## user_proj_mul32
module user_proj_mul32 
(
    input wb_clk_i,
    input wb_rst_i,
    input wbs_stb_i,
    input wbs_cyc_i,
    input wbs_we_i,
    input [3:0] wbs_sel_i,
    input [31:0] wbs_dat_i,
    input [31:0] wbs_adr_i,
    output reg wbs_ack_o,
    output reg [31:0] wbs_dat_o,
    output [2:0] irq
);
For scale: about 270 flip-flops, ~0.011 sq mm of cells after synthesis.
clock: 2.52 ns
lec_check: 0
cap_margin: 20
core_margin: 2
core_utilization: 72
cts_cluster_size: 74
hold_slack_margin: -0.1
place_density_lb_addon: 0.01
setup_slack_margin: 0.71
slew_margin: 20
tns_end_percent: 80
run.sh (not shown) runs the stock make flow with config.mk's settings and CLKGATE_MAP_FILE=.
The starting point passed the timing, DRC and antenna checks.
Edit:
Settings changed: CORE_UTILIZATION 72 to 66, CTS_CLUSTER_SIZE 74 to not set, HOLD_SLACK_MARGIN -0.1 to not set, PLACE_DENSITY_LB_ADDON 0.01 to not set, SETUP_SLACK_MARGIN 0.71 to not set, TNS_END_PERCENT 80 to not set.
Clock period 2.52 ns to 5.46 ns, I/O delays scaled along.
After rerunning: Design area falls by a few percent. Synthesized cell count stays the same. Sequential power goes down by well over a third. Sequential share of layout area came out higher by 3.0 points. Non-clock buffer count went down by 57. Register-to-register slack improved by 2300 ps.
Edit:
Settings changed: CORE_UTILIZATION 66 to 70, CTS_CLUSTER_DIAMETER set to 59.
Clock period 5.46 ns to 7.39 ns, I/O delays scaled along.
Setup slack improves by 1100 ps.
Register-to-register slack improves by 2000 ps.
Hold slack improves by 14 ps.
Global-route usage grows by 0.93 points.
Power shrinks by about 30%.
Routed wire length is about the same.
Utilization grows by 5.0 points.
Synthesized area stays the same.
Design area shrinks by 0.90%.
Edit:
Settings changed: CORE_UTILIZATION 70 to 40, CTS_CLUSTER_DIAMETER 59 to not set.
Clock period 7.39 ns to 10.0 ns, I/O delays scaled along.
The changed run finished clean.
Final area is higher by 2.1%.
Worst setup slack is better by 2100 ps.
Combinational power is lower by 26%.
Hold slack is worse by 15 ps.
Die area is higher by 72%.
Clock skew is about the same.
Edit:
Settings changed: CORE_UTILIZATION 40 to 22, CTS_CLUSTER_DIAMETER set to 358, MIN_ROUTING_LAYER set to met2, PLACE_DENSITY set to 0.39.
What happened: The new run went through all stages and came out clean. Design area goes up by about 3%. Fmax goes up by about 1.7%. Wire length goes up by 24%.

========
user_proj_mul32 again, from the RTL that the note above started with.
export LEC_CHECK = 0
export CAP_MARGIN = 20
export CELL_PAD_IN_SITES_GLOBAL_PLACEMENT = 1
export CORE_ASPECT_RATIO = 1.09
export CORE_MARGIN = 2
export CORE_UTILIZATION = 58
export CTS_CLUSTER_DIAMETER = 35
export SETUP_SLACK_MARGIN = 0.46
export SLEW_MARGIN = 20
create_clock -name core_clock -period 3.91 [get_ports {wb_clk_i}]
The first run finished clean.
Next try:
Settings changed: CORE_ASPECT_RATIO 1.09 to default, PLACE_DENSITY_LB_ADDON from default to 0.02, SETUP_SLACK_MARGIN 0.46 to default.
Clock period 3.91 ns to 2.7 ns, I/O delays scaled along.
Outcome:
- The new run ran to the end with no violations
- sequential power increases by well over a third
- utilization rose by 0.42 points
- final cell count increases by a few percent
- clock skew went down by 3.1 ps
- sequential share of layout area drops by 0.52 points
- setup slack got worse by 710 ps
Next try:
Settings changed: CELL_PAD_IN_SITES_GLOBAL_PLACEMENT 1 to default, CORE_UTILIZATION 58 to 40, CTS_CLUSTER_DIAMETER 35 to default, PLACE_DENSITY_LB_ADDON 0.02 to default.
Clock period 2.7 ns to 4.5 ns, I/O delays scaled along.
Outcome:
- final area fell by about 3%
- setup slack improves by 1400 ps
- utilization fell by 24 points
- final cell count rose by about 6%
- hold slack degrades by 19 ps
- sequential share of layout area rose by 1.5 points
- synthesized area does not change
- flip-flop count does not change
- global-route usage fell by 7.7 points
- register-to-register slack improves by 1500 ps
- clock power fell by 55%
Next try:
Settings changed: CORE_UTILIZATION 40 to 25.
Effect: Sequential share of layout area drops by 0.90 points; setup slack gains 6.1 ps; power stays flat; die size climbs by well over a third; hold slack gains 3.5 ps; cell area climbs slightly; sequential power stays flat.
Next try:
Settings changed: ABC_AREA from default to 1, CORE_UTILIZATION 25 to 68.
Clock period 4.5 ns to 2.5 ns, I/O delays scaled along.
Effect: Routed wire length rises by roughly a tenth. Worst setup slack degrades by 1200 ps. Via count rose by well over a third. Combinational power grows by well over a third.
Power is estimated from default activity; no workload was simulated.
